==> flow/design.v (excerpt) <==
module ALU(
    clk,
    rst_n,
    valid,
    ready,
    mode,
    in_A,
    in_B,
    out
);
    input         clk, rst_n;
    input         valid;
    input  [1:0]  mode;  
    output        ready;
    input  [31:0] in_A, in_B;
    output [63:0] out;
    parameter IDLE = 3'd0;
    parameter MUL  = 3'd1;
    parameter DIV  = 3'd2;
    parameter AND = 3'd3;
    parameter OR = 3'd4;
    parameter OUT  = 3'd5;
    reg  [ 2:0] state, state_nxt;
    reg  [ 4:0] counter, counter_nxt;
    reg  [63:0] shreg, shreg_nxt;
    reg  [31:0] alu_in, alu_in_nxt;
    reg  [32:0] alu_out;
    reg         ready;
    assign out = shreg;
    always @(*) begin
        if(state==OUT) ready = 1;
        else ready = 0;
    end
    always @(*) begin
        case(state)
            IDLE: begin
                if(!valid)                state_nxt = IDLE;
                else if(valid && mode==0) state_nxt = MUL;
                else if(valid && mode==1) state_nxt = DIV;
                else if(valid && mode==2) state_nxt = AND;
                else                      state_nxt = OR;
            end
            MUL : state_nxt = (counter==31) ? OUT : MUL;
  ...
Size in the first run: about 0.011 mm² of cells after synthesis.
make LEC_CHECK=0 ABC_AREA=1 CAP_MARGIN=20 CORE_ASPECT_RATIO=0.5 CORE_MARGIN=2 CORE_UTILIZATION=69 CTS_CLUSTER_SIZE=96 SLEW_MARGIN=20 TNS_END_PERCENT=15 finish   # period 2.74 ns
run.sh (not shown) runs the stock make flow with config.mk's settings and CLKGATE_MAP_FILE=.
The first run finished but fails on setup timing.
==> next run, changes <==
Settings changed: ABC_AREA 1 to unset, CORE_ASPECT_RATIO 0.5 to unset, CTS_CLUSTER_DIAMETER set to 32, CTS_CLUSTER_SIZE 96 to 23, SETUP_SLACK_MARGIN set to 0.6, TNS_END_PERCENT 15 to unset.
Clock period 2.74 ns to 3.48 ns, I/O delays scaled along.
Now the flow did not get past 4_1_cts.
Die area shrinks by 12%.
Synthesized area shrinks by 12%.
Synthesized cell count shrinks by 31%.
==> next run, changes <==
Settings changed: CORE_UTILIZATION 69 to 22, CTS_CLUSTER_DIAMETER 32 to unset, CTS_CLUSTER_SIZE 23 to unset, SETUP_SLACK_MARGIN 0.6 to unset.
Clock period 3.48 ns to 11.9 ns, I/O delays scaled along.
The changed run went through all stages and came out clean; die area is higher to 3.0 times its value; synthesized area is unchanged; synthesized cell count does not change.

ALU again, from the RTL that the note above started with.
Settings: LEC_CHECK=0, CAP_MARGIN=0, CELL_PAD_IN_SITES_DETAIL_PLACEMENT=0, CELL_PAD_IN_SITES_GLOBAL_PLACEMENT=0, CORE_MARGIN=2, CORE_UTILIZATION=70, CTS_CLUSTER_DIAMETER=42, CTS_CLUSTER_SIZE=35, SETUP_SLACK_MARGIN=0.93, SLEW_MARGIN=20; clock period 3.64 ns.
The baseline stopped in clock tree synthesis.
Change:
Settings changed: CAP_MARGIN 0 to 20, CELL_PAD_IN_SITES_DETAIL_PLACEMENT 0 to default, CELL_PAD_IN_SITES_GLOBAL_PLACEMENT 0 to default, CORE_UTILIZATION 70 to 67, CTS_CLUSTER_DIAMETER 42 to default, CTS_CLUSTER_SIZE 35 to default, SETUP_SLACK_MARGIN 0.93 to default.
Clock period 3.64 ns to 3.37 ns, I/O delays scaled along.
The new run finished but failed the layout checks on negative setup slack; die size rises by 4.3%; synthesized area stays the same; synthesized cell count stays the same.
Change:
Settings changed: ABC_AREA from default to 1, CORE_UTILIZATION 67 to 72.
Clock period 3.37 ns to 3.48 ns, I/O delays scaled along.
After rerunning: This time the run passed the timing, design-rule and antenna checks. Clock power is about the same. Design area goes up by 3.6%. Final cell count rises by 30%. Routed wire length increases by 16%. Non-clock buffer count drops by 97. Synthesized cell count grows by 44%. Worst setup slack is better by 330 ps. Die area went up by 6.0%.

Setup of run A:
Starting RTL as in the previous note.
Settings: LEC_CHECK=0, ABC_AREA=1, CAP_MARGIN=30, CELL_PAD_IN_SITES_DETAIL_PLACEMENT=1, CELL_PAD_IN_SITES_GLOBAL_PLACEMENT=1, CORE_MARGIN=2, CORE_UTILIZATION=20, CTS_CLUSTER_DIAMETER=55, GPL_TIMING_DRIVEN=0, MAX_ROUTING_LAYER=met4, PLACE_DENSITY=0.81, SLEW_MARGIN=25, TNS_END_PERCENT=85; clock period 4.58 ns.
The following lists how run B was set up differently from run A:
- MAX_ROUTING_LAYER no longer set, was met4
- CELL_PAD_IN_SITES_DETAIL_PLACEMENT no longer set, was 1
- ABC_AREA no longer set, was 1
- GPL_TIMING_DRIVEN no longer set, was 0
- CTS_CLUSTER_SIZE now 98, previously not set
- PLACE_DENSITY no longer set, was 0.81
- CAP_MARGIN now 20, was 30
- CTS_CLUSTER_DIAMETER no longer set, was 55
- CORE_UTILIZATION now 57, was 20
- SLEW_MARGIN now 20, was 25
- CELL_PAD_IN_SITES_GLOBAL_PLACEMENT no longer set, was 1
- TNS_END_PERCENT no longer set, was 85
- the clock period (ns, I/O delays scaled along) now 6.13, was 4.58
### Flow results
- Between run B and run A, number of detailed-route iterations in the first pass is higher for run B, run A comes in under that.
- In the flow results for run B and run A, the mapped cell area is larger on run A.
- Routed wire in run B totals less than in run A.
- Run B packs its core more tightly than run A.
Relative to run B, the following input files were edited for run C:
- a change of CORE_UTILIZATION from 57 to 40
- an added PLACE_DENSITY of 0.35
- an added CTS_CLUSTER_DIAMETER of 278
- a change of the clock period (ns, I/O delays scaled along) from 6.13 to 8.0
==> results <==
- From run B to run C, count of input and output buffers did not move at all.
- The run with more setup slack is run C; run B has less.
- Diff run B -> run C | design area | up slightly
- Lower critical path depth among run C and run B: run B
- Delta (run C minus run B): wire length after detailed routing grew by 3800 µm, combinational power shrank by about 22%, shortest period the worst path allows grew by 150 ps, total chip power shrank by 1.6 mW.
Relative to run C, the following input files were edited for run D:
- CORE_UTILIZATION changed from 40 to 67
- CTS_CLUSTER_SIZE removed (was 98)
- SETUP_SLACK_MARGIN newly set to -0.22
- HOLD_SLACK_MARGIN newly set to -0.09
- CTS_CLUSTER_DIAMETER removed (was 278)
- PLACE_DENSITY removed (was 0.35)
- the clock period (ns, I/O delays scaled along) changed from 8.0 to 2.9
### Flow results
Run D failed in global routing with GRT-0232.
Compared with run C, run D shows a placer's final routability congestion estimate that is 0.15 higher.
The buffer count from post-CTS setup fixing in run D was higher than what run C gave.
Run D — number of instances in the placed design 72 higher, run C as reference
Reported for run C and run D, maximum count of clock buffers along a single path turned out identical to the last digit.

ALU again, from the RTL that the note above started with.
make LEC_CHECK=0 CAP_MARGIN=20 CELL_PAD_IN_SITES_DETAIL_PLACEMENT=0 CELL_PAD_IN_SITES_GLOBAL_PLACEMENT=0 CORE_MARGIN=2 CORE_UTILIZATION=66 SETUP_SLACK_MARGIN=-0.21 SLEW_MARGIN=20 finish   # period 3.08 ns
The baseline completed, yet does not pass: setup timing.
Change:
CORE_UTILIZATION = 70   (was 66)
CTS_CLUSTER_DIAMETER = 42   (was not set)
CTS_CLUSTER_SIZE = 35   (was not set)
HOLD_SLACK_MARGIN = -0.09   (was not set)
SETUP_SLACK_MARGIN = 0.47   (was -0.21)
clock period = 3.64 ns   (was 3.08 ns; I/O delays follow)
After rerunning:
- Now the flow aborted during 5_1_grt
- synthesized cell count stays the same
- synthesized area does not change
- die area drops by 5.5%
Change:
CELL_PAD_IN_SITES_DETAIL_PLACEMENT = not set   (was 0)
CELL_PAD_IN_SITES_GLOBAL_PLACEMENT = not set   (was 0)
CORE_ASPECT_RATIO = 0.5   (was not set)
CORE_UTILIZATION = 72   (was 70)
CTS_CLUSTER_DIAMETER = not set   (was 42)
CTS_CLUSTER_SIZE = not set   (was 35)
HOLD_SLACK_MARGIN = not set   (was -0.09)
SETUP_SLACK_MARGIN = not set   (was 0.47)
clock period = 8.0 ns   (was 3.64 ns; I/O delays follow)
Result:
- Now the flow completed with no timing, DRC or antenna violations
- die size decreases by about 2.3%
- synthesized cell count stays the same
- area after synthesis is unchanged

Starting RTL as in the previous note.
Settings: LEC_CHECK=0, CAP_MARGIN=20, CELL_PAD_IN_SITES_DETAIL_PLACEMENT=0, CELL_PAD_IN_SITES_GLOBAL_PLACEMENT=1, CORE_MARGIN=2, CORE_UTILIZATION=53, CTS_CLUSTER_DIAMETER=335, CTS_CLUSTER_SIZE=98, HOLD_SLACK_MARGIN=-0.06, SETUP_SLACK_MARGIN=-0.22, SLEW_MARGIN=20, TNS_END_PERCENT=5; clock period 2.36 ns.
The first run ran to the end with violations: negative setup slack.
Edit:
- CORE_MARGIN: 2 -> 10
- CORE_UTILIZATION: 53 -> 39
- HOLD_SLACK_MARGIN: -0.06 -> unset
The changed run produced a layout that fails on negative setup slack. Via count went down by 4.3%. Non-clock buffer count went up by 16. Clock skew went up by 0.0072 ns. Die size went up by 62%. Worst setup slack is worse by 0.064 ns. Total power went up by 2.7%. Cell area went up by 2.9%. Worst hold slack is worse by 0.11 ns.
Edit:
- CELL_PAD_IN_SITES_DETAIL_PLACEMENT: 0 -> unset
- CELL_PAD_IN_SITES_GLOBAL_PLACEMENT: 1 -> unset
- CORE_MARGIN: 10 -> 2
- CORE_UTILIZATION: 39 -> 40
- CTS_CLUSTER_DIAMETER: 335 -> unset
- CTS_CLUSTER_SIZE: 98 -> unset
- SETUP_SLACK_MARGIN: -0.22 -> unset
- TNS_END_PERCENT: 5 -> unset
- clock period: 2.36 -> 4.05 ns (I/O delays scaled with it)
With this change the flow finished clean.
Utilization drops by 12 points.
Sequential cell count is unchanged.
Setup slack is better by 1.2 ns.
Count of clock-buffer cells in the layout does not change.
Wire length drops by about 18%.
Edit:
- clock period: 4.05 -> 8.0 ns (I/O delays scaled with it)
Synthesized cell count stays the same. Core utilization went down by 1.2 points. Total power went down by well over a third. Sequential share of layout area went up by 0.57 points. Register-to-register slack improved by 3.7 ns. Final cell count went down slightly. Count of clock-buffer cells in the layout stays the same. Die size does not change.

ALU again, from the RTL that the note above started with.
clock: 2.36 ns
lec_check: 0
cap_margin: 20
cell_pad_in_sites_detail_placement: 1
cell_pad_in_sites_global_placement: 3
core_margin: 10
core_utilization: 18
setup_slack_margin: 0.61
slew_margin: 20
The baseline finished but fails on negative setup slack.
Rerun with:
--- a/flow/config.mk
+++ b/flow/config.mk
@@ -9,4 +9,4 @@
-export CELL_PAD_IN_SITES_DETAIL_PLACEMENT = 1
-export CELL_PAD_IN_SITES_GLOBAL_PLACEMENT = 3
-export CORE_MARGIN = 10
-export CORE_UTILIZATION = 18
+export CELL_PAD_IN_SITES_DETAIL_PLACEMENT = 0
+export CELL_PAD_IN_SITES_GLOBAL_PLACEMENT = 1
+export CORE_MARGIN = 2
+export CORE_UTILIZATION = 45
Effect:
- The new run finished but failed the layout checks on negative setup slack
- routed wire length went down by 21%
- area after synthesis is unchanged
- die size went down by 64%
- sequential cell count stays the same
- maximum frequency went up by 2.2%
- critical path depth went down by 2
- worst hold slack improved by 400 ps
- synthesized cell count stays the same
Rerun with:
--- a/flow/config.mk
+++ b/flow/config.mk
@@ -13 +13,4 @@
-export SETUP_SLACK_MARGIN = 0.61
+export CTS_CLUSTER_DIAMETER = 335
+export CTS_CLUSTER_SIZE = 98
+export HOLD_SLACK_MARGIN = -0.06
+export SETUP_SLACK_MARGIN = -0.22
@@ -14,0 +18 @@
+export TNS_END_PERCENT = 5
The new run completed and failed the layout checks on negative setup slack.
Sequential share of layout area rose by 1.2 points.
Via count shrinks by 4.8%.
Hold slack degrades by 460 ps.
Power shrinks by 12%.
Synthesized area is unchanged.
Non-clock buffer count came out lower by 83.
Routed wire length went down by 6.3%.
Flip-flop count is unchanged.

ALU again, from the RTL that the note above started with.
export LEC_CHECK = 0
export ABC_AREA = 1
export CAP_MARGIN = 10
export CELL_PAD_IN_SITES_DETAIL_PLACEMENT = 0
export CELL_PAD_IN_SITES_GLOBAL_PLACEMENT = 1
export CORE_MARGIN = 10
export CORE_UTILIZATION = 52
export CTS_CLUSTER_SIZE = 62
export GPL_TIMING_DRIVEN = 0
export HOLD_SLACK_MARGIN = -0.04
export MAX_ROUTING_LAYER = met5
export MIN_ROUTING_LAYER = met2
export PLACE_DENSITY_LB_ADDON = 0.21
export SLEW_MARGIN = 25
create_clock -name core_clock -period 5.47 [get_ports {clk}]
The first run ended with an error in global routing (5_1_grt).
Next try:
==> flow/config.mk (replaced) <==
export PLATFORM = sky130hd
export DESIGN_NAME = ALU
export DESIGN_NICKNAME = ALU
export VERILOG_FILES = /design/flow/design.v
export SDC_FILE = /design/flow/constraint.sdc
export NUM_CORES = 4
export LEC_CHECK = 0
export CAP_MARGIN = 0
export CELL_PAD_IN_SITES_DETAIL_PLACEMENT = 2
export CELL_PAD_IN_SITES_GLOBAL_PLACEMENT = 1
export CORE_MARGIN = 10
export CORE_UTILIZATION = 52
export CTS_CLUSTER_SIZE = 62
export MIN_ROUTING_LAYER = met2
export PLACE_DENSITY_LB_ADDON = 0.01
export SETUP_SLACK_MARGIN = 0.61
export SLEW_MARGIN = 20
==> flow/constraint.sdc (replaced) <==
create_clock -name core_clock -period 2.36 [get_ports {clk}]
set_input_delay 0.4720 -clock core_clock [delete_from_list [all_inputs] [get_ports {clk}]]
set_output_delay 0.4720 -clock core_clock [all_outputs]
set_load 0.01 [all_outputs]
Outcome: The changed run failed in detailed placement (3_5_place_dp); die area falls by roughly a tenth; synthesized area falls by roughly a tenth; synthesized cell count falls by a quarter to a third.
Next try:
==> flow/config.mk (replaced) <==
export PLATFORM = sky130hd
export DESIGN_NAME = ALU
export DESIGN_NICKNAME = ALU
export VERILOG_FILES = /design/flow/design.v
export SDC_FILE = /design/flow/constraint.sdc
export NUM_CORES = 4
export LEC_CHECK = 0
export CAP_MARGIN = 0
export CELL_PAD_IN_SITES_DETAIL_PLACEMENT = 1
export CELL_PAD_IN_SITES_GLOBAL_PLACEMENT = 1
export CORE_MARGIN = 2
export CORE_UTILIZATION = 20
export CTS_CLUSTER_DIAMETER = 303
export PLACE_DENSITY = 0.81
export SLEW_MARGIN = 20
==> flow/constraint.sdc (replaced) <==
create_clock -name core_clock -period 8.0 [get_ports {clk}]
set_input_delay 1.6000 -clock core_clock [delete_from_list [all_inputs] [get_ports {clk}]]
set_output_delay 1.6000 -clock core_clock [all_outputs]
set_load 0.01 [all_outputs]
Result:
- Now the flow completed without violations
- synthesized area is unchanged
- die size rose by 110%
- synthesized cell count does not change
Next try:
==> flow/config.mk (replaced) <==
export PLATFORM = sky130hd
export DESIGN_NAME = ALU
export DESIGN_NICKNAME = ALU
export VERILOG_FILES = /design/flow/design.v
export SDC_FILE = /design/flow/constraint.sdc
export NUM_CORES = 4
export LEC_CHECK = 0
export ABC_AREA = 1
export CAP_MARGIN = 40
export CELL_PAD_IN_SITES_DETAIL_PLACEMENT = 1
export CELL_PAD_IN_SITES_GLOBAL_PLACEMENT = 1
export CORE_MARGIN = 3
export CORE_UTILIZATION = 49
export CTS_CLUSTER_SIZE = 81
export MAX_ROUTING_LAYER = met4
export MIN_ROUTING_LAYER = met2
export SLEW_MARGIN = 10
export TNS_END_PERCENT = 40
After rerunning: With this change the flow did not get past global routing (5_1_grt) with GRT-0116; area after synthesis rose by 14%; die area came out lower by 51%; synthesized cell count climbs by about 44%.

ALU again, from the RTL that the note above started with.
Settings: LEC_CHECK=0, ABC_AREA=1, CAP_MARGIN=20, CORE_MARGIN=2, CORE_UTILIZATION=69, CTS_CLUSTER_DIAMETER=375, CTS_CLUSTER_SIZE=99, PLACE_DENSITY=0.4, SLEW_MARGIN=20, TNS_END_PERCENT=10; clock period 2.32 ns.
The first run ended with an error in clock tree synthesis with DPL-0038.
Change:
Settings changed: ABC_AREA 1 to not set, CORE_UTILIZATION 69 to 57, CTS_CLUSTER_DIAMETER 375 to 379, CTS_CLUSTER_SIZE 99 to 100, PLACE_DENSITY 0.4 to not set, TNS_END_PERCENT 10 to not set.
Clock period 2.32 ns to 8.0 ns, I/O delays scaled along.
With this change the flow finished with timing, DRC and antenna clean.
Synthesized area falls by 12%.
Die size rises by 5.9%.
Synthesized cell count falls by 31%.
Change:
Settings changed: CORE_UTILIZATION 57 to 70, CTS_CLUSTER_DIAMETER 379 to 32, CTS_CLUSTER_SIZE 100 to 37.
Clock period 8.0 ns to 2.87 ns, I/O delays scaled along.
This time the run never finished: it broke off in clock tree synthesis on DPL-0038. Synthesized cell count stays the same. Synthesized area stays the same. Die area drops by 18%.
Change:
Settings changed: CORE_UTILIZATION 70 to 67, CTS_CLUSTER_SIZE 37 to not set, HOLD_SLACK_MARGIN set to -0.1, SETUP_SLACK_MARGIN set to -0.27.
Clock period 2.87 ns to 2.85 ns, I/O delays scaled along.
Now the flow stopped in global routing (DPL-0038).
Area after synthesis does not change.
Die size rose by 4.3%.
Synthesized cell count stays the same.
Power figures rest on the tool's default switching activity, not on a simulated workload.
